==> flow/run.sh <==
#!/bin/bash
# the make line also repeats each setting of config.mk as NAME=value (left out here)
make -C /OpenROAD-flow-scripts/flow DESIGN_CONFIG=/design/flow/config.mk WORK_HOME=/design/flow/orfs CLKGATE_MAP_FILE= finish
==> flow/config.mk <==
export PLATFORM = sky130hd
export DESIGN_NAME = RegisterBank
export DESIGN_NICKNAME = RegisterBank
export VERILOG_FILES = /design/flow/design.v
export SDC_FILE = /design/flow/constraint.sdc
export NUM_CORES = 4
export LEC_CHECK = 0
export CAP_MARGIN = 20
export CORE_MARGIN = 2
export CORE_UTILIZATION = 68
export CTS_CLUSTER_SIZE = 40
export SETUP_SLACK_MARGIN = -0.25
export SLEW_MARGIN = 20
==> flow/constraint.sdc <==
create_clock -name core_clock -period 3.31 [get_ports {clk}]
set_input_delay 0.6620 -clock core_clock [delete_from_list [all_inputs] [get_ports {clk}]]
set_output_delay 0.6620 -clock core_clock [all_outputs]
set_load 0.01 [all_outputs]
==> flow/design.v <==
`timescale 1ns / 1ps
module RegisterBank(clk,writeEnabled,regAddress1,regAddress2,writeAddress,writeData,pc,dataOut1,dataOut2);
	input logic clk;
	input writeEnabled;  
	input logic [3:0] regAddress1;  
	input logic [3:0] regAddress2;  
	input logic [3:0] writeAddress;  
	input logic [31:0] writeData;  
	input logic [31:0] pc; 
	output logic [31:0] dataOut1;  
	output logic [31:0] dataOut2;  
	logic [31:0] regs [15:0];
	always_ff @(posedge clk) 
		begin
			for (int i = 0; i < 16; i++)
				if(writeEnabled && writeAddress == i) begin
					regs[i] <= writeData;  
				end
		end
	assign dataOut1 = (regAddress1 == 4'b1111) ? pc : regs[regAddress1];  
	assign dataOut2 = (regAddress2 == 4'b1111) ? pc : regs[regAddress2];  
endmodule
==> results of run 1 <==
per-stage QoR:
| step | TNS, ns | worst slack, ns |
|---|---|---|
| 3_5_place_dp | -4.65 | -0.223 |
| 4_1_cts | -5.81 | -0.227 |
| 6_report | -9.88 | -0.351 |
| 3_3_place_gp | -2.71 | -0.195 |
| 2_1_floorplan | -18.83 | -0.229 |
| 5_1_grt | -10.38 | -0.246 |
area by class of cell:
class / instances / area (µm²) / area share [%]
Tap cell: 448 / 561 / 1.94
Inverter: 9 / 37.5 / 0.130
Clock buffer: 60 / 1270 / 4.38
Timing Repair Buffer: 436 / 4380 / 15.2
Antenna cell: 2 / 5.00 / 0.0173
Sequential cell: 480 / 14400 / 49.9
Multi-Input combinational cell: 1176 / 7990 / 27.7
Clock inverter: 27 / 250 / 0.866
layer usage:
layer | share of wire [%] | track usage [%] | wire [µm] | vias up
met5 | 0.097 | 0 | 96 | -
met3 | 20 | 27.7 | 19500 | 1022
met1 | 29 | 67.0 | 29300 | 10100
met2 | 40 | 77.7 | 40100 | 2944
li1 | - | - | - | 8090
met4 | 10 | 41.2 | 10400 | 7
what timing repair did:
action	4_1_cts	5_1_grt
buffers inserted	0	0
gates resized	2	17
setup endpoints to repair	2	16
==> results.ini, run 1 <==
[power_and_ir_drop]
p_per_area_mw_per_mm2 = 502
vdd_drop_max_uv = 738
clock_net_power_w = 0.00547
comb_power_share_pct = 14.8
static-leakage-power_nw = 9.77
pwr.group.combinational_w = 0.00215
clock_power_share_pct = 37.7
largestPowerGroup = sequential cells
total_switching_power_w = 0.00373
switching_share_pct = 25.7
cell_internal_pwr_w = 0.0108
power.share.sequential_pct = 47.5
power_total_w = 0.0145
power.sequential.total_w = 0.00690

[grt]
grt_overflow = 0
grt_max_degree = 33
grt_first_pass_wirelength_um = 142000
first_global_vias = 21800
grt_usage_pct = 55.8
number_of_antenna_violations_at_the_first_check_in_global_routing = 2

[final_timing]
clock.fmax_ghz = 0.273
post-route-worst-setup-slack_ns = -0.351
finalCriticalPeriod_ns = 3.66
timing.final.hold_violations = 0
slew-limit-headroom_pct = 55.1
slew_violations = 0
layout_worst_path_cycle_share_pct = 111
final-setup-viol-count = 63
final.hold.worst_slack_ns = 0.986
worstMarginPinSlew_ns = 0.667

[routing]
routed_wl_um = 99400
detail-route-antenna-nets = 0
dr.first_iter.drc_count = 5365
vias_per_cell = 8.42
drc = 0
route.detailed.wl_per_inst_um = 37.7
detail_route.first_pass.iterations = 9
routed-via-count = 22200

[worst_setup_path]
cp_data_arrival_time_ns = 3.00
critical_path.startpoint = regAddress2[0]
path_max_fanout = 16
path_class = in2out
critical_path_depth = 8
cp.required_ns = 2.65
path_cells = buf_4 -> buf_12 -> and2_1 -> a22oi_1 -> o221ai_1 -> nor4_1 -> o21ai_0 -> clkdlybuf4s50_1
path_delay_family = buffers and inverters
critical_path_cell_with_the_highest_stage_delay = nor4_1
timing.critical_path.from_type = input pin
endpoint_kind = output pin
cp.buffers_inverters = 3
slowest_stage_delay_on_critical_path_ns = 0.53
setup.worst_path.end = dataOut2[6]

[worst_hold_path]
min_delay_path_depth = 1
min_delay_worst_endpoint = regs[13][11]
worst_hold_path_type = in2reg
worst_hold_startpoint = writeData[11]

[yosys]
synth_area_leader_cell = edfxtp_1
instance_count_of_the_mapped_netlist = 1823
ys_sh_mux_pct = 4.82
ys_chip_area_mm2 = 0.0232
enable_flop_cells = 480
synthesized_area_per_cell_um2 = 12.7
synthesis.nets = 1901
synth-main-ff-cell = edfxtp_1
ys_async_sr_fraction_pct = 0
yosysCellCount = 1823
post_synth_xor_area_fraction_pct = 0
yosys_warnings = 2
synth.area.top_cells = edfxtp_1, a22oi_1, mux2i_1
common_cells = edfxtp_1, a22oi_1, nand2_1
simple_gate_area_share_pct = 7.81
post_synth_ao_oa_area_fraction_pct = 21.0
yosysTopAreaCellShare_pct = 62.2
synthAdderAreaFrac_pct = 0
topCombFamilyByArea = AND-OR/OR-AND gates
synth.yosys.seq_area_share_pct = 62.2
yosysUniqueCellTypes = 69
synthMostInstantiatedCell = edfxtp_1
ys.flops = 480
post_synth_instance_area_mm2 = 0.0232

[placement]
globalplace.congestion = 1.01
place.detailed.instances = 2549
detailedPlacementHpwl_um = 61000
place_area_mm2 = 0.0273
port_buffers = 141

[clock_network]
cts.htree.levels = 2
tritoncts = done
path_clk_slew_ns = 0.06
ctsHoldBuffers = 0
clock_tree_root_driver_cell = clkbuf_16
number_of_buffers_on_the_longest_clock_path = 3
clock_sinks = 480
cts-buffers-inserted = 48

[finish]
design.final.nets = 2229
layout.cell_area.non_filler_mm2 = 0.0289
post-route-util_pct = 86.2
count_of_fill_cells_added_during_filler_insertion = 1575
stdcell_count = 2638
flow.area_growth_from_synthesis_pct = 24.7

[floorplanning]
floorplan.rows = 67
die_area_mm2 = 0.0356
core_area_mm2 = 0.0335
die_h_um = 189
pin_count = 142
fp_util_pct = 69.2
die_w_um = 189

[job]
maxCapViolCount = 0
count_of_tool_warnings = 28

[run_status]
outcome = finished with violations
failed_layout_checks = setup timing

==> inputs of run 2 (changes only) <==
CORE_UTILIZATION = 66   (was 68)
CTS_CLUSTER_SIZE = not set   (was 40)
HOLD_SLACK_MARGIN = -0.08   (was not set)
SETUP_SLACK_MARGIN = -0.27   (was -0.25)
clock period = 2.71 ns   (was 3.31 ns; I/O delays follow)
==> run 2 against run 1 <==
  * The layout still fails its checks (setup timing)
  * Clock power up 27%
  * Routed wire length up 2.5%
  * Cell count up 4.3%
  * Non-clock buffer count up 105
  * Global-route usage down 1.3 points
  * Via count up 1.6%
  * Final area up 5.6%
  * Sequential share of layout area down 2.6 points
  * First-iteration DRC count down 2.4%
  * Synthesized cell count unchanged
==> results.ini, run 2 <==
[power_and_ir_drop]
total_switching_power_w = 0.00477
static-leakage-power_nw = 10.8
power.share.sequential_pct = 46.4
cell_internal_pwr_w = 0.0134
largestPowerGroup = sequential cells
clock_net_power_w = 0.00693
clock_power_share_pct = 38.2
power.sequential.total_w = 0.00842
pwr.group.combinational_w = 0.00281
comb_power_share_pct = 15.5
switching_share_pct = 26.2
vdd_drop_max_uv = 640
p_per_area_mw_per_mm2 = 595

[run_status]
outcome = finished with violations
failed_layout_checks = setup timing

[yosys]
post_synth_ao_oa_area_fraction_pct = 21.0
instance_count_of_the_mapped_netlist = 1823
yosys_warnings = 2
synthesized_area_per_cell_um2 = 12.7
synthesis.nets = 1901
yosysCellCount = 1823
yosysUniqueCellTypes = 69
ys_chip_area_mm2 = 0.0232
synthMostInstantiatedCell = edfxtp_1
synth.area.top_cells = edfxtp_1, a22oi_1, mux2i_1
yosysTopAreaCellShare_pct = 62.2
simple_gate_area_share_pct = 7.81
ys.flops = 480
synth-main-ff-cell = edfxtp_1
synth_area_leader_cell = edfxtp_1
post_synth_instance_area_mm2 = 0.0232
topCombFamilyByArea = AND-OR/OR-AND gates
post_synth_xor_area_fraction_pct = 0
ys_async_sr_fraction_pct = 0
common_cells = edfxtp_1, a22oi_1, nand2_1
synth.yosys.seq_area_share_pct = 62.2
enable_flop_cells = 480
ys_sh_mux_pct = 4.82
synthAdderAreaFrac_pct = 0

[clock_network]
tritoncts = done
number_of_buffers_on_the_longest_clock_path = 3
cts.htree.levels = 2
clock_tree_root_driver_cell = clkbuf_16
path_clk_slew_ns = 0.07
ctsHoldBuffers = 0
cts-buffers-inserted = 49
clock_sinks = 480

[worst_setup_path]
path_delay_family = buffers and inverters
cp.required_ns = 2.17
timing.critical_path.from_type = input pin
critical_path_depth = 10
critPathMostFrequentCell = buf_4
cp.buffers_inverters = 5
path_max_fanout = 11
setup.worst_path.end = dataOut1[12]
endpoint_kind = output pin
critical_path.startpoint = regAddress1[3]
path_cells = buf_2 -> buf_12 -> buf_4 -> nand2_1 -> buf_4 -> a221oi_1 -> nor2_1 -> o21ai_0 -> a21oi_1 -> dlygate4sd2_1
critical_path_cell_with_the_highest_stage_delay = nand2_1
cp_data_arrival_time_ns = 2.51
path_class = in2out
slowest_stage_delay_on_critical_path_ns = 0.30

[placement]
detailedPlacementHpwl_um = 63800
globalplace.congestion = 1.03
port_buffers = 141
place.detailed.instances = 2629
detailedPlace.worstSlack_ns = -0.576

[grt]
grt_max_degree = 33
grt_first_pass_wirelength_um = 142000
grt_overflow = 0
first_global_vias = 21800
number_of_antenna_violations_at_the_first_check_in_global_routing = 5
grt_usage_pct = 54.5

[final_timing]
unrepaired_setup_endpoints_after_global_routing = yes
worstMarginPinSlew_ns = 0.740
timing.final.hold_violations = 0
finalCriticalPeriod_ns = 3.05
slew_violations = 0
layout_worst_path_cycle_share_pct = 113
clock.fmax_ghz = 0.328
final-setup-viol-count = 59
post-route-worst-setup-slack_ns = -0.339
slew-limit-headroom_pct = 50.5

[routing]
routed-via-count = 22500
route.detailed.wl_per_inst_um = 37.0
detail-route-antenna-nets = 0
vias_per_cell = 8.19
detail_route.first_pass.iterations = 13
routed_wl_um = 102000
dr.first_iter.drc_count = 5234
drc = 0

[floorplanning]
die_h_um = 191
die_w_um = 191
fp_util_pct = 67.1
pin_count = 142
floorplan.rows = 68
core_area_mm2 = 0.0345
die_area_mm2 = 0.0366

[worst_hold_path]
worst_hold_path_type = in2reg
min_delay_path_depth = 1
min_delay_worst_endpoint = regs[2][30]
worst_hold_startpoint = writeData[30]

[finish]
stdcell_count = 2752
area.combinational_mm2 = 0.00844
flow.area_growth_from_synthesis_pct = 31.6
count_of_fill_cells_added_during_filler_insertion = 1514
design.final.nets = 2335
regArea_mm2 = 0.0144

[job]
count_of_tool_warnings = 30
maxCapViolCount = 0

==> run 2: layer usage <==
metal | global-route usage (%) | up-vias | wire length (µm)
met5 | 0 | - | 64
met4 | 39.3 | 4 | 9910
met3 | 24.3 | 937 | 19800
met2 | 76.2 | 2991 | 41400
met1 | 67.1 | 10300 | 30700
li1 | - | 8315 | -
==> run 2: cell type report <==
| class | count | area share, % |
|---|---|---|
| inverters | 9 | 0.123 |
| clock buffers | 57 | 4.26 |
| repair buffers | 541 | 17.9 |
| multi-input cells | 1176 | 27.7 |
| flip-flops and latches | 480 | 47.2 |
| well taps | 455 | 1.87 |
| clock inverters | 33 | 0.939 |
| diodes | 1 | 0.00820 |
==> run 2: stage by stage <==
step	hold slack, ns	utilization (%)	setup TNS (ns)	total power, W	instance area [µm²]
final	0.824	88.3	-11.63	0.0182	30500
after global routing	0.847	88.3	-13.48	0.0183	30500
after global placement	1.41	81.3	-24.66	0.0110	28100
after floorplan	0.641	-	-16.15	0.00961	23200
after CTS	0.815	87.4	-9.88	0.0178	30200
after detailed placement	1.44	81.3	-26.04	0.0111	28100
==> run 2: timing repair <==
item | in CTS | in global routing
endpoints found under the setup margin | 64 | 27
pin swaps | 20 | 19
gates resized | 142 | 66
buffers inserted | 22 | 11
cloned | 1 | 0
endpoints found under the hold margin | 0 | 0
==> inputs of run 3 (changes only) <==
CORE_UTILIZATION = 64   (was 66)
HOLD_SLACK_MARGIN = not set   (was -0.08)
SETUP_SLACK_MARGIN = 0.6   (was -0.27)
clock period = 3.31 ns   (was 2.71 ns; I/O delays follow)
==> run 3 against run 2 <==
  * The flow now stops in 5_1_grt
  * Area after synthesis is the same
  * Synthesized cell count is the same
  * Die area grew 3.1%
==> results.ini, run 3 <==
[run_status]
outcome = did not finish
stop_stage = 5_1_grt
flow.first_error = [ERROR GRT-0232] Routing congestion too high. Check the congestion heatmap in the GUI.

[grt]
grt_overflow = 203
grt_usage_pct = 87.7

[yosys]
ys_async_sr_fraction_pct = 0
yosysTopAreaCellShare_pct = 62.2
ys_chip_area_mm2 = 0.0232
synthesis.nets = 1901
post_synth_xor_area_fraction_pct = 0
topCombFamilyByArea = AND-OR/OR-AND gates
ys.flops = 480
yosysCellCount = 1823
enable_flop_cells = 480
synthMostInstantiatedCell = edfxtp_1
common_cells = edfxtp_1, a22oi_1, nand2_1
instance_count_of_the_mapped_netlist = 1823
synth.area.top_cells = edfxtp_1, a22oi_1, mux2i_1
post_synth_instance_area_mm2 = 0.0232
synth-main-ff-cell = edfxtp_1
post_synth_ao_oa_area_fraction_pct = 21.0
yosysUniqueCellTypes = 69
synth_area_leader_cell = edfxtp_1
ys_sh_mux_pct = 4.82
simple_gate_area_share_pct = 7.81
synthesized_area_per_cell_um2 = 12.7
synth.yosys.seq_area_share_pct = 62.2
synthAdderAreaFrac_pct = 0
yosys_warnings = 2

[floorplanning]
die_h_um = 194
floorplan.rows = 69
die_w_um = 194
core_area_mm2 = 0.0357
pin_count = 142
fp_util_pct = 65.0
die_area_mm2 = 0.0378

[clock_network]
clock_tree_root_driver_cell = clkbuf_16
cts.htree.levels = 2
cts-buffers-inserted = 48
number_of_buffers_on_the_longest_clock_path = 3
clock_sinks = 480

[placement]
port_buffers = 141
globalplace.congestion = 1.04
detailedPlacementHpwl_um = 62400

[run 3: repair_timing]
| item | in CTS |
|---|---|
| endpoints found under the setup margin | 64 |
| gates cloned | 17 |
| hold buffers | 0 |
| pin swaps | 167 |
| resized | 610 |
| setup buffers | 109 |
[run 3: layer usage]
layer / overflow / global-route usage [%]
met1: 5 / 86.6
met2: 104 / 97.3
met3: 5 / 81.2
met4: 88 / 86.2
met5: 1 / 62.2
[run 3: per-stage QoR]
step | utilization, % | instances | setup slack (ns) | instance area, µm² | total power (W)
3_5_place_dp | 77.5 | 2597 | -0.317 | 27600 | 0.00903
2_1_floorplan | - | 1823 | 0.304 | 23200 | 0.00787
4_1_cts | 89.6 | 2806 | 0.282 | 31900 | 0.0147
3_3_place_gp | 77.5 | 2597 | -0.301 | 27600 | 0.00899
==> inputs of run 4 (changes only) <==
CORE_UTILIZATION = 33   (was 64)
SETUP_SLACK_MARGIN = not set   (was 0.6)
clock period = 7.26 ns   (was 3.31 ns; I/O delays follow)
==> run 4 against run 3 <==
  * The run now finishes clean
  * Area after synthesis is the same
  * Die area grew 92%
  * Synthesized cell count is the same
==> results.ini, run 4 <==
[final_timing]
final-setup-viol-count = 0
timing.final.hold_violations = 0
slew_violations = 0
worstMarginPinSlew_ns = 1.11
layout_worst_path_cycle_share_pct = 84.7
totalNegativeSetupSlack_ns = 0
slew-limit-headroom_pct = 25.9
clock.fmax_ghz = 0.163
unrepaired_setup_endpoints_after_global_routing = no
finalCriticalPeriod_ns = 6.15

[floorplanning]
floorplan.rows = 97
pin_count = 142
die_h_um = 269
die_w_um = 269
core_area_mm2 = 0.0698
die_area_mm2 = 0.0724
fp_util_pct = 33.2

[worst_setup_path]
timing.critical_path.from_type = input pin
setup.worst_path.end = dataOut2[14]
critical_path_depth = 7
critPathMostFrequentCell = buf_4
cp_data_arrival_time_ns = 4.69
endpoint_kind = output pin
path_max_fanout = 38
cp.required_ns = 5.81
path_class = in2out
critical_path_cell_with_the_highest_stage_delay = nor2b_2
slowest_stage_delay_on_critical_path_ns = 0.85
cp.buffers_inverters = 3
path_delay_family = buffers and inverters
path_cells = buf_4 -> nor2b_2 -> buf_4 -> a221oi_1 -> or3_1 -> a31oi_1 -> clkdlybuf4s50_1
critical_path.startpoint = regAddress2[2]

[yosys]
ys.flops = 480
synth-main-ff-cell = edfxtp_1
synthesis.nets = 1901
post_synth_ao_oa_area_fraction_pct = 21.0
synth.yosys.seq_area_share_pct = 62.2
ys_async_sr_fraction_pct = 0
post_synth_instance_area_mm2 = 0.0232
synthAdderAreaFrac_pct = 0
topCombFamilyByArea = AND-OR/OR-AND gates
synth_area_leader_cell = edfxtp_1
common_cells = edfxtp_1, a22oi_1, nand2_1
post_synth_xor_area_fraction_pct = 0
synthMostInstantiatedCell = edfxtp_1
synth.area.top_cells = edfxtp_1, a22oi_1, mux2i_1
yosysCellCount = 1823
instance_count_of_the_mapped_netlist = 1823
ys_sh_mux_pct = 4.82
yosysTopAreaCellShare_pct = 62.2
yosys_warnings = 2
enable_flop_cells = 480
yosysUniqueCellTypes = 69
ys_chip_area_mm2 = 0.0232
synthesized_area_per_cell_um2 = 12.7
simple_gate_area_share_pct = 7.81

[power_and_ir_drop]
largestPowerGroup = sequential cells
clock_power_share_pct = 38.1
power.share.sequential_pct = 49.0
power.sequential.total_w = 0.00314
power_total_w = 0.00642
clock_net_power_w = 0.00244
pwr.group.combinational_w = 0.000832
p_per_area_mw_per_mm2 = 236
static-leakage-power_nw = 8.50
vdd_drop_max_uv = 154
comb_power_share_pct = 13.0
cell_internal_pwr_w = 0.00476
switching_share_pct = 25.9
total_switching_power_w = 0.00166

[grt]
grt_first_pass_wirelength_um = 134000
grt_usage_pct = 26.0
number_of_antenna_violations_at_the_first_check_in_global_routing = 4
first_global_vias = 18700
grt_overflow = 0
grt_max_degree = 61

[worst_hold_path]
worst_hold_path_type = in2reg
min_delay_worst_endpoint = regs[13][16]
min_delay_path_depth = 1
worst_hold_startpoint = writeData[16]

[job]
maxCapViolCount = 0
count_of_tool_warnings = 26

[routing]
routed-via-count = 19300
route.detailed.wl_per_inst_um = 33.0
drc = 0
vias_per_cell = 6.62
detail-route-antenna-nets = 0
dr.first_iter.drc_count = 3825
routed_wl_um = 96400
detail_route.first_pass.iterations = 7

[clock_network]
cts.htree.levels = 2
post_cts_buffers = 0
path_clk_slew_ns = 0.07
cts_resized = 0
clock_tree_root_driver_cell = clkbuf_16
clock_sinks = 480
tritoncts = done
number_of_buffers_on_the_longest_clock_path = 3
cts-buffers-inserted = 49
ctsHoldBuffers = 0

[placement]
globalplace.congestion = 0.988
detailedPlacementHpwl_um = 59700
port_buffers = 141

[run_status]
outcome = finished clean

[finish]
flow.area_growth_from_synthesis_pct = 17.1
design.final.nets = 2022

## run 4: per-stage QoR
stage / hold slack (ns) / instance area (µm²) / setup slack (ns) / cells / util, %
6_report: 1.77 / 27100 / 1.11 / 2921 / 38.9
5_1_grt: 1.80 / 27100 / 1.12 / 2920 / 38.9
4_1_cts: 1.74 / 27100 / 1.28 / 2920 / 38.9
3_5_place_dp: 2.37 / 25600 / 1.30 / 2833 / 36.7
3_3_place_gp: 2.35 / 25600 / 1.26 / 2833 / 36.7
2_1_floorplan: 1.55 / 23200 / 2.63 / 1823 / -
## run 4: final cells by class
class	count	area (µm²)
tap	940	1180
timing repair buffer	228	2070
fill	6522	42600
antenna	1	2.50
clock inverter	28	236
clock buffer	59	1260
multi-input combinational	1176	7950
inverter	9	33.8
sequential	480	14400
## run 4: metal layers
layer	global-route usage, %	up-vias	wire length, µm
met5	0	-	27
met4	13.0	4	5200
met3	6.97	370	13100
met2	39.7	1907	42800
met1	34.0	9395	35300
li1	-	7665	-
==> inputs of run 5 (changes only) <==
CAP_MARGIN = 0   (was 20)
CORE_UTILIZATION = 72   (was 33)
CTS_CLUSTER_SIZE = 44   (was not set)
HOLD_SLACK_MARGIN = -0.1   (was not set)
PLACE_DENSITY_LB_ADDON = 0.0   (was not set)
SETUP_SLACK_MARGIN = 0.68   (was not set)
clock period = 3.58 ns   (was 7.26 ns; I/O delays follow)
==> run 5 against run 4 <==
  * The flow now stops in 5_1_grt
  * Synthesized cell count unchanged
  * Area after synthesis unchanged
  * Die area decreased by 54%
==> results.ini, run 5 <==
[run_status]
outcome = did not finish
stop_stage = 5_1_grt
flow.first_error = [ERROR GRT-0116] Global routing finished with congestion. Check the congestion regions in the DRC Viewer.

[yosys]
synthAdderAreaFrac_pct = 0
simple_gate_area_share_pct = 7.81
synthMostInstantiatedCell = edfxtp_1
topCombFamilyByArea = AND-OR/OR-AND gates
synth.yosys.seq_area_share_pct = 62.2
synth_area_leader_cell = edfxtp_1
synthesis.nets = 1901
common_cells = edfxtp_1, a22oi_1, nand2_1
instance_count_of_the_mapped_netlist = 1823
yosysUniqueCellTypes = 69
yosys_warnings = 2
post_synth_xor_area_fraction_pct = 0
post_synth_instance_area_mm2 = 0.0232
post_synth_ao_oa_area_fraction_pct = 21.0
enable_flop_cells = 480
synthesized_area_per_cell_um2 = 12.7
yosysTopAreaCellShare_pct = 62.2
ys_sh_mux_pct = 4.82
synth.area.top_cells = edfxtp_1, a22oi_1, mux2i_1
ys.flops = 480
ys_async_sr_fraction_pct = 0
yosysCellCount = 1823
synth-main-ff-cell = edfxtp_1
ys_chip_area_mm2 = 0.0232

[floorplanning]
die_h_um = 183
pin_count = 142
fp_util_pct = 73.3
core_area_mm2 = 0.0316
floorplan.rows = 65
die_area_mm2 = 0.0337
die_w_um = 183

[clock_network]
ctsHoldBuffers = 0
number_of_buffers_on_the_longest_clock_path = 3
cts.htree.levels = 2
clock_tree_root_driver_cell = clkbuf_16
cts-buffers-inserted = 48
clock_sinks = 480

[placement]
port_buffers = 141
globalplace.congestion = 1.02
detailedPlacementHpwl_um = 59100
place_area_mm2 = 0.0268
detailedPlace.worstSlack_ns = -0.117

[grt]
grt_usage_pct = 86.4
grt_overflow = 151

==> run 5: per-stage QoR <==
stage	hold WS, ns	power (W)	instances
after global placement	1.59	0.00819	2448
after CTS	1.02	0.0134	2652
after detailed placement	1.61	0.00825	2448
after floorplan	0.815	0.00727	1823
==> run 5: timing repair <==
action,4_1_cts
cloned,22
buffers inserted,96
setup endpoints to repair,64
pin swaps,129
gates resized,557
==> run 5: metal layers <==
metal | GRT overflow | GRT usage [%]
met5 | 0 | 55.9
met4 | 65 | 83.2
met3 | 6 | 78.2
met2 | 77 | 96.5
met1 | 3 | 87.1
==> inputs of run 6 (changes only) <==
CELL_PAD_IN_SITES_DETAIL_PLACEMENT = 1   (was not set)
CORE_ASPECT_RATIO = 1.09   (was not set)
CORE_UTILIZATION = 62   (was 72)
CTS_CLUSTER_DIAMETER = 260   (was not set)
CTS_CLUSTER_SIZE = not set   (was 44)
HOLD_SLACK_MARGIN = 0.02   (was -0.1)
MIN_ROUTING_LAYER = met1   (was not set)
PLACE_DENSITY_LB_ADDON = 0.12   (was 0.0)
SETUP_SLACK_MARGIN = 0.5   (was 0.68)
SLEW_MARGIN = 15   (was 20)
TNS_END_PERCENT = 5   (was not set)
clock period = 3.17 ns   (was 3.58 ns; I/O delays follow)
==> run 6 against run 5 <==
  * The run fails in 4_1_cts
  * Die area rose by 16%
  * Synthesized cell count did not move
  * Area after synthesis did not move
==> results.ini, run 6 <==
[yosys]
synthesized_area_per_cell_um2 = 12.7
post_synth_instance_area_mm2 = 0.0232
synth.yosys.seq_area_share_pct = 62.2
post_synth_xor_area_fraction_pct = 0
synth.area.top_cells = edfxtp_1, a22oi_1, mux2i_1
enable_flop_cells = 480
yosysTopAreaCellShare_pct = 62.2
yosys_warnings = 2
synthMostInstantiatedCell = edfxtp_1
synth-main-ff-cell = edfxtp_1
ys_sh_mux_pct = 4.82
instance_count_of_the_mapped_netlist = 1823
ys.flops = 480
ys_chip_area_mm2 = 0.0232
common_cells = edfxtp_1, a22oi_1, nand2_1
topCombFamilyByArea = AND-OR/OR-AND gates
simple_gate_area_share_pct = 7.81
ys_async_sr_fraction_pct = 0
yosysUniqueCellTypes = 69
synthAdderAreaFrac_pct = 0
synthesis.nets = 1901
synth_area_leader_cell = edfxtp_1
yosysCellCount = 1823
post_synth_ao_oa_area_fraction_pct = 21.0

[placement]
place_area_mm2 = 0.0278
globalplace.congestion = 1.01
port_buffers = 141
detailedPlacementHpwl_um = 82600

[floorplanning]
pin_count = 142
die_h_um = 206
floorplan.rows = 73
core_area_mm2 = 0.0367
die_w_um = 189
die_area_mm2 = 0.0390
fp_util_pct = 63.2

[run_status]
flow.first_error = [ERROR DPL-0033] detailed placement checks failed during check placement.
stop_stage = 4_1_cts
outcome = did not finish

-- run 6: through the flow --
step / TNS [ns] / instances / setup slack, ns
2_1_floorplan: -18.66 / 1823 / -0.341
3_3_place_gp: -9.28 / 2653 / -0.314
3_5_place_dp: -17.94 / 2653 / -0.558
==> inputs of run 7 (changes only) <==
CAP_MARGIN = 20   (was 0)
CELL_PAD_IN_SITES_DETAIL_PLACEMENT = not set   (was 1)
CORE_ASPECT_RATIO = not set   (was 1.09)
CORE_UTILIZATION = 57   (was 62)
CTS_CLUSTER_DIAMETER = not set   (was 260)
HOLD_SLACK_MARGIN = not set   (was 0.02)
MIN_ROUTING_LAYER = not set   (was met1)
PLACE_DENSITY_LB_ADDON = not set   (was 0.12)
SETUP_SLACK_MARGIN = 0.74   (was 0.5)
SLEW_MARGIN = 20   (was 15)
TNS_END_PERCENT = not set   (was 5)
clock period = 2.71 ns   (was 3.17 ns; I/O delays follow)
==> run 7 against run 6 <==
  * Now fails the layout checks on setup timing
  * Die area increased by 8.6%
  * Synthesized cell count unchanged
  * Area after synthesis stayed put
==> results.ini, run 7 <==
[floorplanning]
core_area_mm2 = 0.0399
die_h_um = 206
fp_util_pct = 58.1
floorplan.rows = 73
die_area_mm2 = 0.0423
pin_count = 142
die_w_um = 206

[finish]
stdcell_count = 3003
count_of_fill_cells_added_during_filler_insertion = 1604
design.final.nets = 2514
layout.cell_area.non_filler_mm2 = 0.0351
flow.area_growth_from_synthesis_pct = 51.4

[worst_setup_path]
cp_data_arrival_time_ns = 2.37
cp.required_ns = 2.17
critical_path_cell_with_the_highest_stage_delay = mux4_2
critical_path.startpoint = regs[6][3]
slowest_stage_delay_on_critical_path_ns = 0.51
cp.buffers_inverters = 1
critical_path_depth = 6
endpoint_kind = output pin
path_max_fanout = 2
path_cells = mux4_2 -> a32oi_1 -> nand2_1 -> a222oi_1 -> nor2_1 -> buf_2
path_delay_family = AND-OR/OR-AND gates
setup.worst_path.end = dataOut1[3]
timing.critical_path.from_type = flop
path_class = reg2out

[yosys]
topCombFamilyByArea = AND-OR/OR-AND gates
synthAdderAreaFrac_pct = 0
enable_flop_cells = 480
synthesis.nets = 1901
instance_count_of_the_mapped_netlist = 1823
yosysCellCount = 1823
post_synth_ao_oa_area_fraction_pct = 21.0
ys_chip_area_mm2 = 0.0232
ys_async_sr_fraction_pct = 0
common_cells = edfxtp_1, a22oi_1, nand2_1
synthMostInstantiatedCell = edfxtp_1
synth.area.top_cells = edfxtp_1, a22oi_1, mux2i_1
yosysTopAreaCellShare_pct = 62.2
synth.yosys.seq_area_share_pct = 62.2
synth-main-ff-cell = edfxtp_1
ys.flops = 480
yosysUniqueCellTypes = 69
yosys_warnings = 2
post_synth_xor_area_fraction_pct = 0
simple_gate_area_share_pct = 7.81
ys_sh_mux_pct = 4.82
synth_area_leader_cell = edfxtp_1
synthesized_area_per_cell_um2 = 12.7
post_synth_instance_area_mm2 = 0.0232

[power_and_ir_drop]
clock_net_power_w = 0.00783
comb_power_share_pct = 18.1
switching_share_pct = 26.4
cell_internal_pwr_w = 0.0146
vdd_drop_max_uv = 593
power.share.sequential_pct = 42.5
largestPowerGroup = sequential cells
pwr.group.combinational_w = 0.00360
clock_power_share_pct = 39.4
p_per_area_mw_per_mm2 = 566
power.sequential.total_w = 0.00844
static-leakage-power_nw = 12.4
total_switching_power_w = 0.00526

[worst_hold_path]
min_delay_worst_endpoint = regs[7][30]
worst_hold_path_type = in2reg
min_delay_path_depth = 1
worst_hold_startpoint = writeData[30]

[clock_network]
path_clk_slew_ns = 0.06
cts.htree.levels = 2
tritoncts = done
number_of_buffers_on_the_longest_clock_path = 3
clock_tree_root_driver_cell = clkbuf_16
ctsHoldBuffers = 0
clock_sinks = 480
cts-buffers-inserted = 50

[placement]
place_area_mm2 = 0.0287
detailedPlacementHpwl_um = 63000
place.detailed.instances = 2706
port_buffers = 141
globalplace.congestion = 1.03

[final_timing]
clock.fmax_ghz = 0.344
worstMarginPinSlew_ns = 0.699
slew_violations = 0
finalCriticalPeriod_ns = 2.91
unrepaired_setup_endpoints_after_global_routing = yes
final-setup-viol-count = 26
post-route-worst-setup-slack_ns = -0.199
layout_worst_path_cycle_share_pct = 107
timing.final.hold_violations = 0
slew-limit-headroom_pct = 53.3

[grt]
grt_overflow = 0
first_global_vias = 22000
grt_max_degree = 33
grt_first_pass_wirelength_um = 149000
grt_usage_pct = 50.0
number_of_antenna_violations_at_the_first_check_in_global_routing = 3

[routing]
routed-via-count = 24100
detail-route-antenna-nets = 0
routed_wl_um = 118000
dr.first_iter.drc_count = 5193
vias_per_cell = 8.03
detail_route.first_pass.iterations = 8
drc = 0
route.detailed.wl_per_inst_um = 39.4

[run_status]
failed_layout_checks = setup timing
outcome = finished with violations

[job]
maxCapViolCount = 0
count_of_tool_warnings = 31

-- run 7: stage by stage --
| stage | setup WS, ns | hold slack (ns) | power [W] | TNS [ns] | util, % |
|---|---|---|---|---|---|
| after floorplan | 0.436 | 0.641 | 0.00976 | 0 | - |
| after detailed placement | -0.522 | 1.42 | 0.0112 | -24.53 | 71.8 |
| final | -0.199 | 0.806 | 0.0199 | -1.63 | 87.9 |
| after global routing | -0.306 | 0.880 | 0.0201 | -2.27 | 87.9 |
| after global placement | -0.573 | 1.41 | 0.0112 | -24.12 | 71.8 |
| after CTS | -0.179 | 0.807 | 0.0191 | -0.290 | 83.3 |
-- run 7: final cells by class --
| class | count | area [µm²] | share of cell area (%) |
|---|---|---|---|
| well taps | 525 | 657 | 1.87 |
| clock buffers | 56 | 1290 | 3.69 |
| diodes | 2 | 5.00 | 0.0143 |
| clock inverters | 36 | 517 | 1.47 |
| repair buffers | 719 | 7960 | 22.7 |
| flip-flops and latches | 480 | 14400 | 41.1 |
| inverters | 9 | 76.3 | 0.217 |
| multi-input cells | 1176 | 10200 | 29.0 |
-- run 7: routing by layer --
metal / GRT usage (%) / up-vias / routed length [µm]
met4: 33.2 / 5 / 12300
met1: 64.4 / 11000 / 36100
li1: - / 8703 / -
met5: 0 / - / 220
met2: 70.6 / 3212 / 47300
met3: 18.6 / 1161 / 22300
-- run 7: repair_timing --
item,in CTS,in global routing
pin swaps,198,143
setup buffers,113,77
gates resized,677,235
setup endpoints to repair,64,64
gates cloned,10,3
==> inputs of run 8 (changes only) <==
CORE_MARGIN = 8   (was 2)
CORE_UTILIZATION = 40   (was 57)
GPL_TIMING_DRIVEN = 0   (was not set)
HOLD_SLACK_MARGIN = 0.29   (was not set)
SETUP_SLACK_MARGIN = not set   (was 0.74)
TNS_END_PERCENT = 85   (was not set)
clock period = 4.53 ns   (was 2.71 ns; I/O delays follow)
==> run 8 against run 7 <==
  * Sequential power down about 40%
  * Global-route usage decreased by 14 points
  * The layout still fails its checks (setup timing)
  * Final area shrank 17%
  * Flip-flop count unchanged
  * Cell count is 3.6% lower
  * Utilization fell by 38 points
  * Routed wire length increased by 5.4%
  * Synthesized cell count is the same
  * Sequential share of layout area rose by 8.7 points
  * Setup slack better by 0.087 ns
  * Combinational power down 54%
  * First-iteration DRC count fell by 7.6%
==> results.ini, run 8 <==
[run_status]
outcome = finished with violations
failed_layout_checks = setup timing

[grt]
grt_first_pass_wirelength_um = 166000
first_global_vias = 19900
number_of_antenna_violations_at_the_first_check_in_global_routing = 5
grt_usage_pct = 36.1
grt_max_degree = 18
grt_overflow = 0

[finish]
post-route-util_pct = 50.4
design.final.nets = 2155
stdcell_count = 2894
flow.area_growth_from_synthesis_pct = 25.0
count_of_fill_cells_added_during_filler_insertion = 4974

[worst_setup_path]
path_delay_family = buffers and inverters
setup.worst_path.end = dataOut2[21]
cp_data_arrival_time_ns = 3.74
critical_path_depth = 8
critical_path_cell_with_the_highest_stage_delay = clkdlybuf4s50_1
slowest_stage_delay_on_critical_path_ns = 0.61
cp.required_ns = 3.62
path_max_fanout = 10
path_class = in2out
critical_path.startpoint = regAddress2[0]
timing.critical_path.from_type = input pin
cp.buffers_inverters = 3
endpoint_kind = output pin
path_cells = clkdlybuf4s50_1 -> nand2b_1 -> nor2_4 -> buf_4 -> a22oi_1 -> o22a_1 -> a21oi_1 -> clkdlybuf4s50_1
critPathMostFrequentCell = clkdlybuf4s50_1

[routing]
vias_per_cell = 7.37
detail-route-antenna-nets = 0
routed_wl_um = 125000
dr.first_iter.drc_count = 4799
route.detailed.wl_per_inst_um = 43.1
detail_route.first_pass.iterations = 10
routed-via-count = 21300
drc = 0

[worst_hold_path]
worst_hold_path_type = in2reg
min_delay_path_depth = 1
worst_hold_startpoint = writeData[27]
min_delay_worst_endpoint = regs[0][27]

[floorplanning]
core_area_mm2 = 0.0575
die_w_um = 257
floorplan.rows = 88
pin_count = 142
fp_util_pct = 40.3
die_area_mm2 = 0.0659
die_h_um = 257

[yosys]
enable_flop_cells = 480
synth.area.top_cells = edfxtp_1, a22oi_1, mux2i_1
post_synth_ao_oa_area_fraction_pct = 21.0
synth_area_leader_cell = edfxtp_1
simple_gate_area_share_pct = 7.81
synth.yosys.seq_area_share_pct = 62.2
synthesized_area_per_cell_um2 = 12.7
yosys_warnings = 2
instance_count_of_the_mapped_netlist = 1823
yosysTopAreaCellShare_pct = 62.2
ys_chip_area_mm2 = 0.0232
yosysUniqueCellTypes = 69
post_synth_instance_area_mm2 = 0.0232
synthMostInstantiatedCell = edfxtp_1
common_cells = edfxtp_1, a22oi_1, nand2_1
ys.flops = 480
yosysCellCount = 1823
ys_sh_mux_pct = 4.82
post_synth_xor_area_fraction_pct = 0
synth-main-ff-cell = edfxtp_1
topCombFamilyByArea = AND-OR/OR-AND gates
synthesis.nets = 1901
ys_async_sr_fraction_pct = 0
synthAdderAreaFrac_pct = 0

[placement]
globalplace.congestion = 1.05
detailedPlacementHpwl_um = 84600
detailedPlace.worstSlack_ns = -1.06
port_buffers = 137
place.detailed.instances = 2769

[final_timing]
slew-limit-headroom_pct = 25.6
worstMarginPinSlew_ns = 1.12
clock.fmax_ghz = 0.215
finalCriticalPeriod_ns = 4.64
unrepaired_setup_endpoints_after_global_routing = yes
totalNegativeSetupSlack_ns = -0.309
timing.final.hold_violations = 0
layout_worst_path_cycle_share_pct = 102
final-setup-viol-count = 6
slew_violations = 0
post-route-worst-setup-slack_ns = -0.112

[power_and_ir_drop]
clock_net_power_w = 0.00433
clock_power_share_pct = 39.3
pwr.group.combinational_w = 0.00164
static-leakage-power_nw = 9.49
total_switching_power_w = 0.00307
power_total_w = 0.0110
comb_power_share_pct = 14.9
vdd_drop_max_uv = 285
power.share.sequential_pct = 45.8
power.sequential.total_w = 0.00504
switching_share_pct = 27.9
cell_internal_pwr_w = 0.00794
largestPowerGroup = sequential cells
p_per_area_mw_per_mm2 = 380

[clock_network]
tritoncts = done
cts.htree.levels = 2
path_clk_slew_ns = 0.06
ctsHoldBuffers = 0
number_of_buffers_on_the_longest_clock_path = 3
clock_sinks = 480
clock_tree_root_driver_cell = clkbuf_16
cts-buffers-inserted = 53

[job]
maxCapViolCount = 0
count_of_tool_warnings = 28

[run 8: per-stage QoR]
stage,cell area [µm²],hold slack (ns)
finish,29000,1.19
global route,29000,1.22
CTS,28700,1.15
detailed placement,26400,1.81
global placement,25500,1.79
floorplan,23200,1.00
[run 8: area by class of cell]
type / count / area (µm²) / area share, %
sequential: 480 / 14400 / 49.7
multi-input combinational: 1176 / 8280 / 28.6
timing repair buffer: 204 / 2290 / 7.89
clock buffer: 63 / 1360 / 4.71
buffer: 153 / 1310 / 4.50
tap: 765 / 957 / 3.30
clock inverter: 35 / 307 / 1.06
inverter: 9 / 40.0 / 0.138
antenna: 9 / 22.5 / 0.0777
[run 8: repair_timing]
item / 4_1_cts / 5_1_grt
pin swaps: 9 / 11
setup buffers: 21 / 2
setup endpoints to repair: 64 / 53
resized: 167 / 70
[run 8: per-layer routing]
metal	vias up	share of wire [%]	global-route usage [%]
met4	4	7.9	23.9
li1	7980	-	-
met1	10400	35	45.9
met2	2317	40	49.1
met3	587	17	16.1
met5	-	0.020	0.300
==> inputs of run 9 (changes only) <==
CORE_MARGIN = 2   (was 8)
GPL_TIMING_DRIVEN = not set   (was 0)
HOLD_SLACK_MARGIN = not set   (was 0.29)
TNS_END_PERCENT = not set   (was 85)
clock period = 4.88 ns   (was 4.53 ns; I/O delays follow)
==> run 9 against run 8 <==
  * Still fails the layout checks on setup timing
  * Sequential power is 7.3% lower
  * Total power shrank 11%
  * Cell count fell by 1.9%
  * Synthesized cell count unchanged
  * Hold slack improved by 0.083 ns
  * Sequential share of layout area grew 2.2 points
  * Count of clock-buffer cells in the layout shrank 6
  * Area after synthesis did not move
  * First-iteration DRC count shrank 26%
  * Clock power fell by 11%
  * Largest power group unchanged
==> results.ini, run 9 <==
[run_status]
outcome = finished with violations
failed_layout_checks = setup timing

[power_and_ir_drop]
total_switching_power_w = 0.00253
vdd_drop_max_uv = 257
pwr.group.combinational_w = 0.00130
clock_power_share_pct = 39.3
largestPowerGroup = sequential cells
power.sequential.total_w = 0.00467
comb_power_share_pct = 13.2
static-leakage-power_nw = 9.01
clock_net_power_w = 0.00386
switching_share_pct = 25.8
cell_internal_pwr_w = 0.00730
power.share.sequential_pct = 47.5
p_per_area_mw_per_mm2 = 354

[yosys]
yosysTopAreaCellShare_pct = 62.2
topCombFamilyByArea = AND-OR/OR-AND gates
ys_async_sr_fraction_pct = 0
synthesis.nets = 1901
synth.yosys.seq_area_share_pct = 62.2
ys_sh_mux_pct = 4.82
instance_count_of_the_mapped_netlist = 1823
post_synth_instance_area_mm2 = 0.0232
yosys_warnings = 2
synthesized_area_per_cell_um2 = 12.7
common_cells = edfxtp_1, a22oi_1, nand2_1
synth_area_leader_cell = edfxtp_1
yosysUniqueCellTypes = 69
synth.area.top_cells = edfxtp_1, a22oi_1, mux2i_1
ys.flops = 480
synthMostInstantiatedCell = edfxtp_1
simple_gate_area_share_pct = 7.81
post_synth_xor_area_fraction_pct = 0
post_synth_ao_oa_area_fraction_pct = 21.0
synthAdderAreaFrac_pct = 0
yosysCellCount = 1823
ys_chip_area_mm2 = 0.0232
enable_flop_cells = 480
synth-main-ff-cell = edfxtp_1

[routing]
routed-via-count = 19900
antennaDiodeCount = 0
dr.first_iter.drc_count = 3569
detail_route.first_pass.iterations = 9
vias_per_cell = 7.03
route.detailed.wl_per_inst_um = 34.5
drc = 0
routed_wl_um = 97800
detail-route-antenna-nets = 0

[worst_setup_path]
path_class = in2out
setup.worst_path.end = dataOut1[25]
path_cells = buf_2 -> nor2b_2 -> nand2_1 -> o22ai_1 -> nor4_1 -> buf_4 -> nor2_1 -> clkdlybuf4s50_1
path_max_fanout = 28
cp.required_ns = 3.90
cp_data_arrival_time_ns = 3.94
critical_path.startpoint = regAddress1[2]
timing.critical_path.from_type = input pin
path_delay_family = simple AND/OR/NAND/NOR gates
critical_path_cell_with_the_highest_stage_delay = buf_2
slowest_stage_delay_on_critical_path_ns = 0.65
endpoint_kind = output pin
critical_path_depth = 8
cp.buffers_inverters = 3

[finish]
area.combinational_mm2 = 0.00794
regArea_mm2 = 0.0144
layout.cell_area.non_filler_mm2 = 0.0278
count_of_fill_cells_added_during_filler_insertion = 5125
stdcell_count = 2838
flow.area_growth_from_synthesis_pct = 19.7
design.final.nets = 2110

[clock_network]
ctsHoldBuffers = 0
post_cts_buffers = 0
path_clk_slew_ns = 0.05
clock_sinks = 480
cts.htree.levels = 2
cts-buffers-inserted = 51
number_of_buffers_on_the_longest_clock_path = 3
tritoncts = done
cts_resized = 0
clock_tree_root_driver_cell = clkbuf_16

[worst_hold_path]
worst_hold_path_type = in2reg
min_delay_path_depth = 1
worst_hold_startpoint = writeData[30]
min_delay_worst_endpoint = regs[2][30]

[grt]
grt_max_degree = 37
grt_overflow = 0
grt_first_pass_wirelength_um = 137000
number_of_antenna_violations_at_the_first_check_in_global_routing = 2
grt_usage_pct = 31.9
first_global_vias = 19100

[final_timing]
final.hold.worst_slack_ns = 1.27
layout_worst_path_cycle_share_pct = 101
slew_violations = 0
clock.fmax_ghz = 0.203
totalNegativeSetupSlack_ns = -0.0389
unrepaired_setup_endpoints_after_global_routing = no
timing.final.hold_violations = 0
worstMarginPinSlew_ns = 0.975
finalCriticalPeriod_ns = 4.92
post-route-worst-setup-slack_ns = -0.0389
slew-limit-headroom_pct = 34.8
final-setup-viol-count = 1

[floorplanning]
die_area_mm2 = 0.0599
pin_count = 142
core_area_mm2 = 0.0575
floorplan.rows = 88
die_w_um = 245
die_h_um = 245
fp_util_pct = 40.3

[job]
count_of_tool_warnings = 26
maxCapViolCount = 0

[placement]
detailedPlacementHpwl_um = 61900
place.detailed.instances = 2744
globalplace.congestion = 0.969
place_area_mm2 = 0.0261
port_buffers = 141

==> run 9: routing by layer <==
metal | global-route usage (%) | wire [µm] | vias up
met5 | 0 | 11 | -
met4 | 16.1 | 5520 | 2
met3 | 8.56 | 13900 | 347
met2 | 47.7 | 42700 | 1847
met1 | 42.7 | 35700 | 9882
li1 | - | - | 7860
==> run 9: final cells by class <==
type	instances	area share [%]
clock inverter	37	1.02
clock buffer	57	4.83
inverter	9	0.122
tap	765	3.45
timing repair buffer	314	10.0
multi-input combinational	1176	28.6
sequential	480	51.9
==> run 9: per-stage QoR <==
step	total power [W]	setup slack (ns)	utilization [%]
2_1_floorplan	0.00534	0.723	-
3_3_place_gp	0.00600	0.152	45.5
3_5_place_dp	0.00600	0.125	45.5
4_1_cts	0.00979	0.111	48.3
5_1_grt	0.0100	0.0774	48.3
6_report	0.00983	-0.0389	48.3
==> inputs of run 10 (changes only) <==
ABC_AREA = 1   (was not set)
CORE_UTILIZATION = 72   (was 40)
CTS_CLUSTER_DIAMETER = 348   (was not set)
CTS_CLUSTER_SIZE = 100   (was not set)
clock period = 2.72 ns   (was 4.88 ns; I/O delays follow)
==> run 10 against run 9 <==
  * Synthesized cell count is 70% higher
  * The flow now stops in 5_1_grt
  * Die area is 39% lower
  * Area after synthesis is 9.3% higher
==> results.ini, run 10 <==
[run_status]
outcome = did not finish
stop_stage = 5_1_grt
flow.first_error = [ERROR GRT-0232] Routing congestion too high. Check the congestion heatmap in the GUI.

[yosys]
simple_gate_area_share_pct = 33.2
ys_async_sr_fraction_pct = 0
post_synth_xor_area_fraction_pct = 0
topCombFamilyByArea = simple AND/OR/NAND/NOR gates
post_synth_ao_oa_area_fraction_pct = 1.14
yosys_warnings = 2
synth-main-ff-cell = edfxtp_1
common_cells = nand2_1, nand3_1, edfxtp_1
instance_count_of_the_mapped_netlist = 3093
ys_chip_area_mm2 = 0.0254
synthAdderAreaFrac_pct = 0
synth.area.top_cells = edfxtp_1, nand2_1, nand3_1
post_synth_instance_area_mm2 = 0.0254
ys.flops = 480
ys_sh_mux_pct = 0
synthesized_area_per_cell_um2 = 8.20
yosysCellCount = 3093
synth_area_leader_cell = edfxtp_1
synthesis.nets = 3171
synth.yosys.seq_area_share_pct = 56.9
yosysTopAreaCellShare_pct = 56.9
synthMostInstantiatedCell = nand2_1
enable_flop_cells = 480
yosysUniqueCellTypes = 17

[placement]
port_buffers = 141
place.detailed.instances = 3741
globalplace.congestion = 0.998
detailedPlacementHpwl_um = 56400

[floorplanning]
die_h_um = 192
fp_util_pct = 73.2
core_area_mm2 = 0.0346
pin_count = 142
die_w_um = 192
die_area_mm2 = 0.0367
floorplan.rows = 68

[clock_network]
cts-buffers-inserted = 8
ctsHoldBuffers = 0
cts.htree.levels = 1
clock_sinks = 480
number_of_buffers_on_the_longest_clock_path = 3
clock_tree_root_driver_cell = clkbuf_16

[grt]
grt_usage_pct = 82.7
grt_overflow = 36

[run 10: timing repair]
item,in CTS
setup endpoints to repair,64
setup buffers,66
cloned,23
pin swaps,31
resized,302
[run 10: stage by stage]
step           TNS (ns)  cell area [µm²]  utilization (%)  setup WS, ns
3_3_place_gp     -41.98            29400             84.9        -0.765
4_1_cts               0            31300             90.3      0.000560
3_5_place_dp     -47.55            29400             84.9        -0.860
2_1_floorplan    -43.39            25400                -        -0.678
[run 10: routing by layer]
metal | GRT overflow | GRT usage (%)
met5 | 0 | 59.9
met4 | 16 | 76.8
met1 | 2 | 83.5
met3 | 9 | 73.7
met2 | 9 | 93.7
==> inputs of run 11 (changes only) <==
ABC_AREA = not set   (was 1)
CAP_MARGIN = 0   (was 20)
CTS_CLUSTER_DIAMETER = 358   (was 348)
CTS_CLUSTER_SIZE = 44   (was 100)
HOLD_SLACK_MARGIN = -0.1   (was not set)
MAX_ROUTING_LAYER = met4   (was not set)
PLACE_DENSITY = 0.66   (was not set)
SETUP_SLACK_MARGIN = 0.68   (was not set)
clock period = 3.57 ns   (was 2.72 ns; I/O delays follow)
==> run 11 against run 10 <==
  * The run again fails in 5_1_grt
  * Synthesized cell count down 41%
  * Die area down 8.4%
  * Area after synthesis down 8.5%
==> results.ini, run 11 <==
[run_status]
outcome = did not finish
stop_stage = 5_1_grt
flow.first_error = [ERROR DPL-0038] Utilization greater than 100%, impossible to legalize

[floorplanning]
die_h_um = 183
die_area_mm2 = 0.0337
floorplan.rows = 65
fp_util_pct = 73.3
pin_count = 142
core_area_mm2 = 0.0316
die_w_um = 183

[yosys]
yosys_warnings = 2
yosysCellCount = 1823
simple_gate_area_share_pct = 7.81
enable_flop_cells = 480
common_cells = edfxtp_1, a22oi_1, nand2_1
synthAdderAreaFrac_pct = 0
synth_area_leader_cell = edfxtp_1
post_synth_xor_area_fraction_pct = 0
post_synth_ao_oa_area_fraction_pct = 21.0
yosysTopAreaCellShare_pct = 62.2
ys_chip_area_mm2 = 0.0232
synth-main-ff-cell = edfxtp_1
topCombFamilyByArea = AND-OR/OR-AND gates
synthesis.nets = 1901
synth.yosys.seq_area_share_pct = 62.2
synthMostInstantiatedCell = edfxtp_1
yosysUniqueCellTypes = 69
synthesized_area_per_cell_um2 = 12.7
ys_async_sr_fraction_pct = 0
synth.area.top_cells = edfxtp_1, a22oi_1, mux2i_1
ys_sh_mux_pct = 4.82
post_synth_instance_area_mm2 = 0.0232
instance_count_of_the_mapped_netlist = 1823
ys.flops = 480

[clock_network]
ctsHoldBuffers = 0
cts-buffers-inserted = 14
number_of_buffers_on_the_longest_clock_path = 3
clock_sinks = 480
clock_tree_root_driver_cell = clkbuf_16
cts.htree.levels = 1

[placement]
place.detailed.instances = 2464
detailedPlacementHpwl_um = 59600
port_buffers = 141
globalplace.congestion = 1.04

-- run 11: metrics by stage --
step | utilization (%) | area (µm²) | power, W | setup WS, ns | setup TNS [ns]
floorplan | - | 23200 | 0.00729 | 0.512 | 0
global placement | 84.9 | 26900 | 0.00823 | -0.0646 | -0.105
detailed placement | 84.9 | 26900 | 0.00829 | -0.122 | -0.726
CTS | 92.5 | 29300 | 0.0107 | 0.543 | 0
-- run 11: repair_timing --
action,CTS
resized,580
cloned,10
buffers inserted,78
endpoints found under the setup margin,64
pin swaps,138
==> inputs of run 12 (changes only) <==
CAP_MARGIN = 20   (was 0)
CORE_UTILIZATION = 67   (was 72)
CTS_CLUSTER_DIAMETER = not set   (was 358)
CTS_CLUSTER_SIZE = 41   (was 44)
HOLD_SLACK_MARGIN = 0.29   (was -0.1)
MAX_ROUTING_LAYER = not set   (was met4)
PLACE_DENSITY = not set   (was 0.66)
SETUP_SLACK_MARGIN = -0.2   (was 0.68)
TNS_END_PERCENT = 5   (was not set)
clock period = 2.71 ns   (was 3.57 ns; I/O delays follow)
==> run 12 against run 11 <==
  * Synthesized cell count unchanged
  * Now fails the layout checks on setup timing
  * Die area increased by 7.3%
  * Area after synthesis unchanged
==> results.ini, run 12 <==
[yosys]
ys_async_sr_fraction_pct = 0
synth-main-ff-cell = edfxtp_1
yosys_warnings = 2
ys.flops = 480
post_synth_instance_area_mm2 = 0.0232
enable_flop_cells = 480
synth.area.top_cells = edfxtp_1, a22oi_1, mux2i_1
yosysTopAreaCellShare_pct = 62.2
common_cells = edfxtp_1, a22oi_1, nand2_1
synth.yosys.seq_area_share_pct = 62.2
yosysCellCount = 1823
synthMostInstantiatedCell = edfxtp_1
synthesized_area_per_cell_um2 = 12.7
post_synth_ao_oa_area_fraction_pct = 21.0
ys_chip_area_mm2 = 0.0232
topCombFamilyByArea = AND-OR/OR-AND gates
yosysUniqueCellTypes = 69
post_synth_xor_area_fraction_pct = 0
synthesis.nets = 1901
synth_area_leader_cell = edfxtp_1
simple_gate_area_share_pct = 7.81
ys_sh_mux_pct = 4.82
instance_count_of_the_mapped_netlist = 1823
synthAdderAreaFrac_pct = 0

[routing]
routed-via-count = 22600
detail-route-antenna-nets = 0
vias_per_cell = 8.34
antennaDiodeCount = 0
route.detailed.wl_per_inst_um = 37.3
routed_wl_um = 101000
drc = 0
dr.first_iter.drc_count = 5678
detail_route.first_pass.iterations = 14

[run_status]
outcome = finished with violations
failed_layout_checks = setup timing

[worst_setup_path]
critPathMostFrequentCell = buf_12
path_delay_family = buffers and inverters
setup.worst_path.end = dataOut2[31]
cp.buffers_inverters = 5
path_class = in2out
endpoint_kind = output pin
path_max_fanout = 14
path_cells = buf_2 -> buf_12 -> nor2b_2 -> buf_4 -> buf_12 -> a22oi_1 -> nor3_1 -> o32ai_2 -> o21ai_1 -> clkdlybuf4s50_1
critical_path.startpoint = regAddress2[3]
slowest_stage_delay_on_critical_path_ns = 0.55
timing.critical_path.from_type = input pin
critical_path_depth = 10
critical_path_cell_with_the_highest_stage_delay = clkdlybuf4s50_1
cp.required_ns = 2.17
cp_data_arrival_time_ns = 2.67

[final_timing]
finalCriticalPeriod_ns = 3.21
layout_worst_path_cycle_share_pct = 119
slew_violations = 0
post-route-worst-setup-slack_ns = -0.503
slew-limit-headroom_pct = 58.3
clock.fmax_ghz = 0.311
unrepaired_setup_endpoints_after_global_routing = yes
final-setup-viol-count = 64
totalNegativeSetupSlack_ns = -14.44
worstMarginPinSlew_ns = 0.624
timing.final.hold_violations = 0

[power_and_ir_drop]
pwr.group.combinational_w = 0.00272
comb_power_share_pct = 15.0
power.sequential.total_w = 0.00842
p_per_area_mw_per_mm2 = 607
power.share.sequential_pct = 46.3
vdd_drop_max_uv = 621
largestPowerGroup = sequential cells
static-leakage-power_nw = 10.4
total_switching_power_w = 0.00471
power_total_w = 0.0182
switching_share_pct = 25.9
clock_net_power_w = 0.00704
cell_internal_pwr_w = 0.0135
clock_power_share_pct = 38.7

[floorplanning]
die_area_mm2 = 0.0361
fp_util_pct = 67.6
pin_count = 142
core_area_mm2 = 0.0343
die_h_um = 190
floorplan.rows = 68
die_w_um = 190

[job]
maxCapViolCount = 0
count_of_tool_warnings = 31

[placement]
place.detailed.instances = 2621
globalplace.congestion = 1.05
port_buffers = 141
detailedPlacementHpwl_um = 63800

[finish]
regArea_mm2 = 0.0144
count_of_fill_cells_added_during_filler_insertion = 1540
stdcell_count = 2715
flow.area_growth_from_synthesis_pct = 29.1
design.final.nets = 2299
area.combinational_mm2 = 0.00830

[worst_hold_path]
min_delay_worst_endpoint = regs[10][27]
worst_hold_path_type = in2reg
min_delay_path_depth = 1
worst_hold_startpoint = writeData[27]

[clock_network]
clock_sinks = 480
path_clk_slew_ns = 0.06
cts.htree.levels = 2
ctsHoldBuffers = 0
number_of_buffers_on_the_longest_clock_path = 3
cts-buffers-inserted = 49
clock_tree_root_driver_cell = clkbuf_16
tritoncts = done

[grt]
grt_overflow = 0
grt_usage_pct = 55.4
grt_max_degree = 33
first_global_vias = 21700
grt_first_pass_wirelength_um = 143000
number_of_antenna_violations_at_the_first_check_in_global_routing = 0

==> run 12: final cells by class <==
class | count | area share, %
Inverter | 9 | 0.146
Clock buffer | 58 | 4.35
Sequential cell | 480 | 48.1
Tap cell | 455 | 1.90
Timing Repair Buffer | 505 | 16.6
Multi-Input combinational cell | 1176 | 27.7
Clock inverter | 32 | 1.12
==> run 12: timing repair <==
action | 4_1_cts | 5_1_grt
resized | 132 | 31
buffers inserted | 3 | 1
pin swaps | 13 | 6
endpoints found under the setup margin | 64 | 45
==> run 12: metrics by stage <==
step | hold WS [ns] | util [%] | area, µm² | setup slack, ns
after global placement | 1.44 | 81.2 | 27900 | -0.535
after global routing | 0.917 | 87.3 | 29900 | -0.500
after floorplan | 0.641 | - | 23200 | -0.709
after detailed placement | 1.46 | 81.2 | 27900 | -0.615
after CTS | 0.858 | 87.0 | 29800 | -0.451
final | 0.885 | 87.3 | 29900 | -0.503
==> run 12: routing by layer <==
layer	track usage, %	up-vias	wire length [µm]
li1	-	8248	-
met1	69.3	10300	29900
met2	78.6	3124	41100
met3	22.0	980	20000
met4	39.7	0	10200
met5	0.412	-	0
==> inputs of run 13 (changes only) <==
ABC_AREA = 1   (was not set)
CORE_MARGIN = 3   (was 2)
CORE_UTILIZATION = 54   (was 67)
CTS_CLUSTER_SIZE = 74   (was 41)
GPL_TIMING_DRIVEN = 0   (was not set)
HOLD_SLACK_MARGIN = not set   (was 0.29)
SETUP_SLACK_MARGIN = not set   (was -0.2)
TNS_END_PERCENT = 85   (was 5)
clock period = 4.53 ns   (was 2.71 ns; I/O delays follow)
==> run 13 against run 12 <==
  * Sequential power decreased by about 40%
  * Synthesized cell count increased by 70%
  * Total power decreased by 41%
  * Hold slack improved by 0.28 ns
  * Final area increased by 1.7%
  * Routed wire length increased by 21%
  * Non-clock buffer count decreased by 147
  * Largest cell class unchanged
  * Critical path type unchanged
  * Now clean on timing, DRC and antenna
==> results.ini, run 13 <==
[power_and_ir_drop]
largestPowerGroup = sequential cells
power.share.sequential_pct = 46.6
power.sequential.total_w = 0.00503
clock_power_share_pct = 39.4
pwr.group.combinational_w = 0.00151
vdd_drop_max_uv = 317
comb_power_share_pct = 14.0
total_switching_power_w = 0.00295
clock_net_power_w = 0.00425
static-leakage-power_nw = 13.5
switching_share_pct = 27.4
p_per_area_mw_per_mm2 = 354
cell_internal_pwr_w = 0.00784

[yosys]
synth.yosys.seq_area_share_pct = 56.9
enable_flop_cells = 480
post_synth_ao_oa_area_fraction_pct = 1.14
synth_area_leader_cell = edfxtp_1
synth-main-ff-cell = edfxtp_1
simple_gate_area_share_pct = 33.2
instance_count_of_the_mapped_netlist = 3093
yosysUniqueCellTypes = 17
synthesized_area_per_cell_um2 = 8.20
ys_sh_mux_pct = 0
synth.area.top_cells = edfxtp_1, nand2_1, nand3_1
ys_async_sr_fraction_pct = 0
post_synth_instance_area_mm2 = 0.0254
ys_chip_area_mm2 = 0.0254
synthAdderAreaFrac_pct = 0
yosys_warnings = 2
post_synth_xor_area_fraction_pct = 0
synthMostInstantiatedCell = nand2_1
ys.flops = 480
synthesis.nets = 3171
topCombFamilyByArea = simple AND/OR/NAND/NOR gates
yosysCellCount = 3093
common_cells = nand2_1, nand3_1, edfxtp_1
yosysTopAreaCellShare_pct = 56.9

[worst_hold_path]
min_delay_worst_endpoint = regs[0][26]
worst_hold_startpoint = writeAddress[0]
min_delay_path_depth = 2
worst_hold_path_type = in2reg

[clock_network]
cts.htree.levels = 2
clock_sinks = 480
cts-buffers-inserted = 53
tritoncts = done
path_clk_slew_ns = 0.06
clock_tree_root_driver_cell = clkbuf_16
number_of_buffers_on_the_longest_clock_path = 3

[routing]
dr.first_iter.drc_count = 4759
detail-route-antenna-nets = 0
routed_wl_um = 123000
vias_per_cell = 6.38
detail_route.first_pass.iterations = 10
drc = 0
routed-via-count = 25400
route.detailed.wl_per_inst_um = 30.9

[worst_setup_path]
path_delay_family = buffers and inverters
critical_path.startpoint = regAddress2[0]
path_class = in2out
cp.required_ns = 3.62
path_max_fanout = 10
setup.worst_path.end = dataOut2[7]
slowest_stage_delay_on_critical_path_ns = 0.53
critical_path_cell_with_the_highest_stage_delay = clkdlybuf4s50_1
cp_data_arrival_time_ns = 3.44
critPathMostFrequentCell = nand2_1
critical_path_depth = 14
endpoint_kind = output pin
timing.critical_path.from_type = input pin
path_cells = dlymetal6s2s_1 -> nand2_1 -> inv_1 -> buf_4 -> buf_6 -> nand3_1 -> nand2_1 -> inv_1 -> nand2_1 -> nor2_1 -> nand2_1 -> nand2_1 -> nand2_1 -> clkdlybuf4s50_1
cp.buffers_inverters = 6

[floorplanning]
die_h_um = 223
pin_count = 142
die_w_um = 223
floorplan.rows = 78
core_area_mm2 = 0.0459
die_area_mm2 = 0.0496
fp_util_pct = 55.3

[finish]
flow.area_growth_from_synthesis_pct = 20.1
stdcell_count = 3979
design.final.nets = 3416

[final_timing]
timing.final.hold_violations = 0
slew-limit-headroom_pct = 36.7
finalCriticalPeriod_ns = 4.35
clock.fmax_ghz = 0.230
unrepaired_setup_endpoints_after_global_routing = no
final-setup-viol-count = 0
totalNegativeSetupSlack_ns = 0
slew_violations = 0
worstMarginPinSlew_ns = 0.945
layout_worst_path_cycle_share_pct = 96.0
final.hold.worst_slack_ns = 1.17

[job]
maxCapViolCount = 0
count_of_tool_warnings = 29

[run_status]
outcome = finished clean

[placement]
globalplace.congestion = 1.06
detailedPlacementHpwl_um = 83100
place.detailed.instances = 3875
port_buffers = 141

[grt]
grt_usage_pct = 48.3
first_global_vias = 23600
grt_overflow = 0
grt_max_degree = 19
grt_first_pass_wirelength_um = 168000
number_of_antenna_violations_at_the_first_check_in_global_routing = 5

## run 13: timing repair
| item | in CTS | in global routing |
|---|---|---|
| buffers inserted | 6 | 2 |
| gates resized | 146 | 66 |
| endpoints found under the setup margin | 64 | 64 |
| hold buffers | 0 | 0 |
| pin swaps | 3 | 1 |
## run 13: metal layers
metal | share of wire [%] | GRT usage (%) | vias up
li1 | - | - | 10600
met1 | 33 | 60.6 | 11700
met2 | 41 | 69.1 | 2558
met3 | 18 | 19.7 | 585
met4 | 8.0 | 31.3 | 8
met5 | 0.038 | 0 | -
## run 13: layout make-up
class                      count  area, µm²
antenna                        5       12.5
timing repair buffer         190       2130
inverter                     381       1440
multi-input combinational   2064       8930
tap                          600        751
sequential                   480      14400
buffer                       168       1140
clock inverter                26        234
clock buffer                  65       1390
fill                        3753      15400
## run 13: stage by stage
step	worst slack, ns	cell area, µm²	utilization, %	power (W)
6_report	0.179	30400	66.4	0.0108
5_1_grt	0.125	30400	66.3	0.0109
4_1_cts	-0.0300	30300	66.0	0.0106
3_5_place_dp	-0.734	28300	61.6	0.00649
3_3_place_gp	-3.40	27500	60.0	0.00645
2_1_floorplan	0.770	25400	-	0.00570
No activity file was given, so power comes from the tool's default toggle rates.
